==> job 2432 <==
## Circle_Area_Calculator
module Circle_Area_Calculator(clk, rst, radius, area);
  input wire clk, rst;
  input wire [31:0] radius;
  output reg [31:0] area;
  wire [31:0] Square_radius, Result;
  parameter Pi = 32'b01000000010010010000111111010000;
  FloatMultiplier_rounding FM0(.Multiplicand(radius), .Multiplier(radius), .Result(Square_radius));
  FloatMultiplier_rounding FM1(.Multiplicand(Square_radius), .Multiplier(Pi), .Result(Result));
  always @(posedge clk) begin
	if(rst) begin
		area[31:0] <= 1'b0;
	end else begin
		area[31:0] <= Result[31:0];
	end
  end
endmodule
clock: 26.9 ns
lec_check: 0
cap_margin: 20
core_margin: 2
core_utilization: 72
cts_cluster_diameter: 80
max_routing_layer: met4
place_density: 0.64
slew_margin: 20
tns_end_percent: 5
run.sh (not shown) runs the stock make flow with config.mk's settings and CLKGATE_MAP_FILE=.
==> inputs of job 8469, as changes to job 2432 <==
--- a/flow/config.mk
+++ b/flow/config.mk
@@ -9,7 +9,3 @@
 export CORE_MARGIN = 2
-export CORE_UTILIZATION = 72
-export CTS_CLUSTER_DIAMETER = 80
-export MAX_ROUTING_LAYER = met4
-export PLACE_DENSITY = 0.64
+export CORE_UTILIZATION = 40
 export SLEW_MARGIN = 20
-export TNS_END_PERCENT = 5
==> flow/constraint.sdc (replaced) <==
create_clock -name core_clock -period 23.3 [get_ports {clk}]
set_input_delay 4.6600 -clock core_clock [delete_from_list [all_inputs] [get_ports {clk}]]
set_output_delay 4.6600 -clock core_clock [all_outputs]
set_load 0.01 [all_outputs]
==> qor summary <==
item                                                                   job 8469                   job 2432
Result of the run                                    complete, but fails checks  aborted with a tool error
Failing step                                                                  -             global routing
Reasons for failing layout checks                          negative setup slack                          -
Number of instances resized during post-cts repair                          124                         63
Sequential cell area fraction in the yosys report                        0.0192                     0.0192
Post-Synthesis Mean Instance Area                                     7.51 um^2                  7.51 um^2
Yosys-reported design area after synthesis                           32300 um^2                 32300 um^2
Pre-CTS worst setup slack                                              -4.11 ns                   -1.92 ns
Cell Count Post-Placement                                                  6799                       5613
Floorplan core density                                                    0.402                      0.729
GP Congestion                                                             0.951                       1.04
Setup Fix Bufs, Post-CTS                                                     92                         44
Top cell type by total area after synthesis                                ha_1                       ha_1
Quantity of hold-fixing buffers added after cts                               0                          0
CTS root buffer                                                       clkbuf_16                  clkbuf_16
Post-DP Area                                                         45400 um^2                 39200 um^2
Area share of and/or/nand/nor cells after synthesis                       0.192                      0.192
Total die size                                                       82900 um^2                 46500 um^2
Row count                                                                   104                         77
Flops after synth                                                            31                         31
Final HPWL from detailed placement                                     87100 um                   84500 um
Multiplexer fraction of the synthesized cell area                       0.00609                    0.00609
DIE WIDTH                                                                288 um                     216 um
Die Y-Extent                                                             288 um                     216 um
Core outline area                                                    80200 um^2                 44200 um^2

========
==> maple: inputs <==
Starting RTL as in the previous note.
// Circle_Area_Calculator
module Circle_Area_Calculator(clk, rst, radius, area);
  input wire clk, rst;
  input wire [31:0] radius;
  output reg [31:0] area;
  wire [31:0] Square_radius, Result;
  parameter Pi = 32'b01000000010010010000111111010000;
  FloatMultiplier_rounding FM0(.Multiplicand(radius), .Multiplier(radius), .Result(Square_radius));
  FloatMultiplier_rounding FM1(.Multiplicand(Square_radius), .Multiplier(Pi), .Result(Result));
  always @(posedge clk) begin
	if(rst) begin
		area[31:0] <= 1'b0;
	end else begin
		area[31:0] <= Result[31:0];
	end
  end
endmodule
==> flow/config.mk <==
export PLATFORM = sky130hd
export DESIGN_NAME = Circle_Area_Calculator
export DESIGN_NICKNAME = Circle_Area_Calculator
export VERILOG_FILES = /design/flow/design.v
export SDC_FILE = /design/flow/constraint.sdc
export NUM_CORES = 4
export LEC_CHECK = 0
export CAP_MARGIN = 20
export CORE_ASPECT_RATIO = 1.05
export CORE_MARGIN = 2
export CORE_UTILIZATION = 71
export CTS_CLUSTER_SIZE = 29
export GPL_TIMING_DRIVEN = 0
export MIN_ROUTING_LAYER = met1
export PLACE_DENSITY_LB_ADDON = 0.18
export SETUP_SLACK_MARGIN = 5.0
export SLEW_MARGIN = 20
export TNS_END_PERCENT = 10
==> flow/constraint.sdc <==
create_clock -name core_clock -period 30.1 [get_ports {clk}]
set_input_delay 6.0200 -clock core_clock [delete_from_list [all_inputs] [get_ports {clk}]]
set_output_delay 6.0200 -clock core_clock [all_outputs]
set_load 0.01 [all_outputs]
==> onyx: changes against maple <==
Settings changed: ABC_AREA from default to 0, CORE_ASPECT_RATIO 1.05 to default, CORE_UTILIZATION 71 to 49, CTS_CLUSTER_DIAMETER from default to 80, CTS_CLUSTER_SIZE 29 to 15, GPL_TIMING_DRIVEN 0 to default, MIN_ROUTING_LAYER met1 to default, PLACE_DENSITY_LB_ADDON 0.18 to default, SETUP_SLACK_MARGIN 5.0 to default, TNS_END_PERCENT 10 to default.
==> flow/constraint.sdc (replaced) <==
create_clock -name core_clock -period 30.0 [get_ports {clk}]
set_input_delay 6.0000 -clock core_clock [delete_from_list [all_inputs] [get_ports {clk}]]
set_output_delay 6.0000 -clock core_clock [all_outputs]
set_load 0.01 [all_outputs]
==> results <==
quantity	onyx	maple
Run status	no timing/DRC/antenna violations	failed layout checks
Reasons for failing layout checks	-	setup timing
Die area	67900 µm²	47100 µm²
Instance count on the critical path	122	131
Arrival time at the worst endpoint	28.80 ns	30.62 ns
Final Util	57.0%	82.3%
Number of antenna violations at the first check in global routing	1	5
Crit path capture	area[28]	area[30]
Measured slew at the worst slew-check pin	0.936 ns	1.12 ns
Largest net degree at the start of global routing	34	14
Tap cells	864	615
Buffering overhead	10.6%	8.40%
GR Util met2	46.9%	69.7%
First-pass iteration count of the detailed router	5	10
Fraction of area in multi-input gates	80.9%	83.7%
Sum of met3 wire segment lengths after detailed routing	1.67 mm	10.4 mm
Routed vias/inst	5.46	6.58
DR top layer	met4	met5
Die X	261 µm	212 µm
Routability congestion estimate	0.906	0.980
Met2 wire len	42.3 mm	48.4 mm
Number of warnings in the stage logs	30	33
Largest fanout on the critical path	7	10
